## JK
// comm_top
module comm_top(
  input wire sys_clk,
  input wire sys_clk_rst,
  input wire rst,
  input wire bit_in, 
  output wire bit_out, 
  output wire [7:0] data_trans, 
  output wire [7:0] data_recev 
);
  wire [15:0] en_hamming_code; 
  wire [13:0] de_hamming_code; 
Tx_top my_Tx_top(
  .sys_clk(sys_clk),
  .sys_clk_rst(sys_clk_rst),
  .rst(rst),
  .data_out(data_trans), 
  .hammingcode(en_hamming_code),
  .fsk_out(bit_out) 
);
Rx_top my_Rx_top(
  .sys_clk(sys_clk),
  .sys_clk_rst(sys_clk_rst),
  .rst(rst),
  .bit_in(bit_in), 
  .hammingcode(de_hamming_code),
  .sig_out(data_recev) 
);
endmodule
==> flow/config.mk <==
export PLATFORM = sky130hd
export DESIGN_NAME = comm_top
export DESIGN_NICKNAME = comm_top
export VERILOG_FILES = /design/flow/design.v
export SDC_FILE = /design/flow/constraint.sdc
export NUM_CORES = 4
export LEC_CHECK = 0
export ABC_AREA = 1
export CAP_MARGIN = 5
export CELL_PAD_IN_SITES_DETAIL_PLACEMENT = 0
export CELL_PAD_IN_SITES_GLOBAL_PLACEMENT = 1
export CORE_MARGIN = 7
export CORE_UTILIZATION = 39
export CTS_CLUSTER_DIAMETER = 65
export GPL_ROUTABILITY_DRIVEN = 1
export GPL_TIMING_DRIVEN = 1
export HOLD_SLACK_MARGIN = -0.06
export MAX_ROUTING_LAYER = met4
export MIN_ROUTING_LAYER = met1
export SETUP_SLACK_MARGIN = 0.52
export SLEW_MARGIN = 10
export TNS_END_PERCENT = 65
==> flow/constraint.sdc <==
create_clock -name core_clock -period 2.7 [get_ports {sys_clk}]
set_input_delay 0.5400 -clock core_clock [delete_from_list [all_inputs] [get_ports {sys_clk}]]
set_output_delay 0.5400 -clock core_clock [all_outputs]
set_load 0.01 [all_outputs]
run.sh (not shown) runs the stock make flow with config.mk's settings and CLKGATE_MAP_FILE=.
Every stage of JK finished as expected; the final checks, on the other hand, flagged negative setup slack, which means the layout fails.
The inputs of MS differ from those of JK as listed below.
Settings: MAX_ROUTING_LAYER changed from met4 to met5; HOLD_SLACK_MARGIN removed (was -0.06); ABC_AREA changed from 1 to 0; GPL_TIMING_DRIVEN changed from 1 to 0; SETUP_SLACK_MARGIN changed from 0.52 to 0.46.
--- outcome ---
[flow] JK | stages: complete | final checks: fail | reason: negative setup slack
MS: flow complete, layout not clean; failing: negative setup slack
For JK, the library cell contributing the largest single delay on the critical path was sky130_fd_sc_hd__dfrtp_2, unlike MS, where it was sky130_fd_sc_hd__dfrtp_1.
Going from JK to MS, fraction of power consumed by the clock network saw a decrease; internal reg-to-reg setup slack saw a decrease; combinational power saw a decrease.
Comparing summed instance area of the synthesized netlist for JK and MS, the bigger number came from JK.
Die area | MS < JK
Per the comparison of MS with JK, post-synthesis mux area share increased 3.3 points, placement row count moved down, non-clock buffer count fell 52, depth of the critical timing path with buffers and inverters included fell by 11, final worst setup slack decreased 0.40 ns.
Inputs modified between MS and AL:
Settings: CORE_UTILIZATION now 72, was 39; CTS_CLUSTER_DIAMETER no longer set, was 65; MAX_ROUTING_LAYER no longer set, was met5; CELL_PAD_IN_SITES_GLOBAL_PLACEMENT no longer set, was 1; CORE_MARGIN now 2, was 7; SLEW_MARGIN now 20, was 10; GPL_ROUTABILITY_DRIVEN no longer set, was 1; SETUP_SLACK_MARGIN no longer set, was 0.46; TNS_END_PERCENT no longer set, was 65; CELL_PAD_IN_SITES_DETAIL_PLACEMENT no longer set, was 0; CAP_MARGIN now 20, was 5; ABC_AREA now 1, was 0; GPL_TIMING_DRIVEN no longer set, was 0; MIN_ROUTING_LAYER no longer set, was met1; the clock period (ns, I/O delays scaled along) now 2.33, was 2.7.
--- outcome ---
Not one of MS and AL finished clean.
Higher final period demand of the worst path goes to MS over AL.
Re pin slew with the least headroom to its limit: MS was higher than AL.
Compared with MS, AL ends up with a larger final cell area.
| power in sequential cells | AL vs MS | about 15% higher |
Group drawing the most power: the clock network -> MS, sequential cells -> AL
The post-synthesis share of cell area spent on and-or and or-and gates was comparable across MS and AL.
A type of the worst min-delay path of in -> async is what AL shows, while reg -> reg belongs to MS.
### AL -> TR
Settings: ABC_AREA: 1 -> unset; CORE_UTILIZATION: 72 -> 40; the clock period (ns, I/O delays scaled along): 2.33 -> 2.51.
Findings:
- Completing all stages was not enough for AL: its layout failed the final checks because of negative setup slack.
- TR: all stages done; final checks FAILED (negative setup slack).
- Comparing TR and AL, number of buffers inserted to repair setup after CTS is lower on TR.
- TR against AL; synthesized cell count is down by more than 10%.
- In TR the proportion of synthesized chip area in sequential cells turned out 1.8 points higher than in AL.
- The depth of the most critical reg-to-reg path of TR is lower than that of AL.
- For number of cells in the yosys synthesis report, dividing the value from TR by the value from AL gives 0.79.
- Taking AL as the reference, in TR number of filler instances in the final layout higher; first-pass GRT wire length lower; mapped cell area lower.
- On TR: ratio of total power to cell area is 1.1% lower than what AL gave.
- my_Rx_top.my_S2P.temp_reg[12] as the endpoint of the most critical setup path was reported by AL, and my_Rx_top.my_S2P.temp_reg[5] by TR.
- Switching part of the total: TR vs AL, no meaningful difference
- Sort TR and AL by minimum setup slack after placement desc -> top: AL

* * *

comm_top again, from the RTL that the note above started with.
export LEC_CHECK = 0
export ABC_AREA = 1
export CAP_MARGIN = 20
export CORE_MARGIN = 2
export CORE_UTILIZATION = 72
export CTS_CLUSTER_DIAMETER = 400
export CTS_CLUSTER_SIZE = 98
export SETUP_SLACK_MARGIN = -0.23
export SLEW_MARGIN = 20
create_clock -name core_clock -period 2.33 [get_ports {sys_clk}]
The starting point produced a layout that fails on setup timing.
Rerun with:
Settings changed: ABC_AREA 1 to not set, CORE_UTILIZATION 72 to 40, CTS_CLUSTER_DIAMETER 400 to not set, CTS_CLUSTER_SIZE 98 to not set, SETUP_SLACK_MARGIN -0.23 to not set.
Clock period 2.33 ns to 4.2 ns, I/O delays scaled along.
Outcome:
- The new run produced a clean layout
- power decreases by 44%
- synthesized cell count drops by 21%
- final cell count came out lower by 17%
- final area fell by 13%
- first-iteration DRC count is lower by 53%
- via count fell by 28%
Rerun with:
Settings changed: CORE_UTILIZATION 40 to 32.
Sequential power barely changes.
Via count hardly moves.
Worst hold slack got worse by 0.0087 ns.
Cell area came out higher by about 1.4%.
First-iteration DRC count came out lower by 19%.
Area after synthesis is unchanged.
Die area came out higher by about 24%.
Total power came out higher by 4.2%.
Rerun with:
Settings changed: CORE_UTILIZATION 32 to 70, CTS_CLUSTER_SIZE set to 37.
Clock period 4.2 ns to 3.06 ns, I/O delays scaled along.
=>
- This time the run finished but fails on setup timing
- total power went up by 33%
- clock power went up by 30%
- global-route usage went up by 17 points
- routed wire length went up by 16%
- first-iteration DRC count went up by 66%
- design area went up by 3.5%

* * *

north:
comm_top again, from the RTL that the note above started with.
clock: 10.0 ns
lec_check: 0
cap_margin: 20
core_aspect_ratio: 0.5
core_margin: 8
core_utilization: 59
cts_cluster_diameter: 324
cts_cluster_size: 98
place_density: 0.35
setup_slack_margin: 2.76
slew_margin: 5
tns_end_percent: 30
Here is what was changed in the inputs of south compared with north.
Settings: changing CORE_MARGIN from 8 to 2; changing CTS_CLUSTER_SIZE from 98 to 49; removing SETUP_SLACK_MARGIN (formerly 2.76); changing SLEW_MARGIN from 5 to 40; changing CORE_UTILIZATION from 59 to 40.
[summary]
Against north, final non-filler cell area in south came out worse. Setup slack after layout: south better than north. Looking at north and south, the part of the cycle the worst path needs is a wash. Signed area change from the synthesized netlist to the final layout is higher on south. From north to south the numbers moved as follows: aggregate routed wire length picked up an extra 710 um; count of clock-buffer cells in the layout shows an increase of 2.
Input changes introduced in east (baseline for comparison: south):
Settings: swapping 49 for 98 in CTS_CLUSTER_SIZE; swapping 2 for 5 in CORE_MARGIN; swapping 40 for 59 in CORE_UTILIZATION.
--- outcome ---
- Summary — met2 global-route usage, east relative to south: higher, by 8.3 points.
- east vs south on fraction of met1 tracks used by global routing: east is the higher one.
- south vs east, timing endpoint of the critical path: my_Rx_top.my_S2P.temp_reg[9]$_DFFE_PP0P_ vs my_Rx_top.my_S2P.temp_reg[12]$_DFFE_PP0P_
- Where wire length of the first global-routing pass is concerned, south is outperformed by east.
- Compared with south, east shows a higher via count.
Input-level comparison between west and east:
Settings: clearing CORE_ASPECT_RATIO, which used to be 0.5; swapping 324 for 396 in CTS_CLUSTER_DIAMETER; clearing PLACE_DENSITY, which used to be 0.35; swapping 5 for 2 in CORE_MARGIN; swapping 40 for 20 in SLEW_MARGIN; clearing TNS_END_PERCENT, which used to be 30; putting SETUP_SLACK_MARGIN at 2.86 where nothing was set; swapping 59 for 40 in CORE_UTILIZATION; swapping 98 for 97 in CTS_CLUSTER_SIZE.
==> results <==
In terms of later-pin clock latency in the skew report, west and east differ only marginally. west against east: total of clock buffers placed in the layout now larger; global-route usage has decreased; wire length went up by 1.7%; clock-pin transition on the worst setup and hold timing paths now sits at about the same level. Re total met2 wirelength after detailed routing: east and west aren't equal, and the lower value belongs to west. west leaves less setup margin than east.
The inputs of middle differ from those of west as listed below.
Settings: setting TNS_END_PERCENT to 85 for the first time; removing CTS_CLUSTER_SIZE (formerly 97); removing SETUP_SLACK_MARGIN (formerly 2.86); changing CORE_UTILIZATION from 40 to 23; changing CTS_CLUSTER_DIAMETER from 396 to 291; setting CELL_PAD_IN_SITES_GLOBAL_PLACEMENT to 3 for the first time.
## What came out
Cmp middle and west / peak ir drop on the vdd network / lower: middle. middle does worse than west on total power. Compared with west, half-perimeter wire length after placement in middle increased by more than 10%.

* * *

Starting RTL as in the previous note.
make LEC_CHECK=0 CAP_MARGIN=20 CORE_MARGIN=2 CORE_UTILIZATION=69 CTS_CLUSTER_DIAMETER=78 CTS_CLUSTER_SIZE=37 PLACE_DENSITY_LB_ADDON=0.28 SLEW_MARGIN=20 finish   # period 4.0 ns
The first run finished with timing, DRC and antenna clean.
Change:
ABC_AREA = 1   (was unset)
CORE_UTILIZATION = 70   (was 69)
CTS_CLUSTER_DIAMETER = 277   (was 78)
PLACE_DENSITY_LB_ADDON = unset   (was 0.28)
clock period = 2.51 ns   (was 4.0 ns; I/O delays follow)
- The new run produced a layout that fails on setup timing
- power came out higher by 60%
- maximum frequency climbs by about 20%
- final cell count rises by 34%
- cell area climbs by 14%
- global-route usage rose by 5.8 points
- clock skew stays flat
- sequential power went up by 58%
- clock-buffer cell count fell by 2
- via count grows by 26%
- routed wire length went up by about 26%
Change:
ABC_AREA = unset   (was 1)
CTS_CLUSTER_DIAMETER = 37   (was 277)
CTS_CLUSTER_SIZE = unset   (was 37)
clock period = 8.05 ns   (was 2.51 ns; I/O delays follow)
After rerunning:
- The changed run completed without violations
- global-route usage drops by 5.5 points
- via count drops by 22%
- clock-buffer cell count climbs by 5
- worst setup slack gains 4.5 ns
- synthesized area drops by 3.7%
- final area drops by 14%
Change:
CORE_UTILIZATION = 68   (was 70)
CTS_CLUSTER_DIAMETER = unset   (was 37)
CTS_CLUSTER_SIZE = 37   (was unset)
clock period = 4.0 ns   (was 8.05 ns; I/O delays follow)
Effect: Routed wire length falls by 1.3%. Via count rises by 0.41%. Sequential power rises by 100%. Global-route usage falls by 0.59 points. Clock skew stays flat. Total power rises by 110%. Non-clock buffer count rises by 9.
Change:
ABC_AREA = 1   (was unset)
CTS_CLUSTER_DIAMETER = 206   (was unset)
clock period = 3.75 ns   (was 4.0 ns; I/O delays follow)
=> Cell area grows by 3.9%; die size rises by about 3.7%; area after synthesis is higher by 3.8%; utilization came out lower by 0.32 points; non-clock buffer count decreases by 10; worst hold slack barely changes; synthesized cell count goes up by about 27%; flip-flop count does not change; setup slack gets better by 0.16 ns.
Power is estimated from default activity; no workload was simulated.
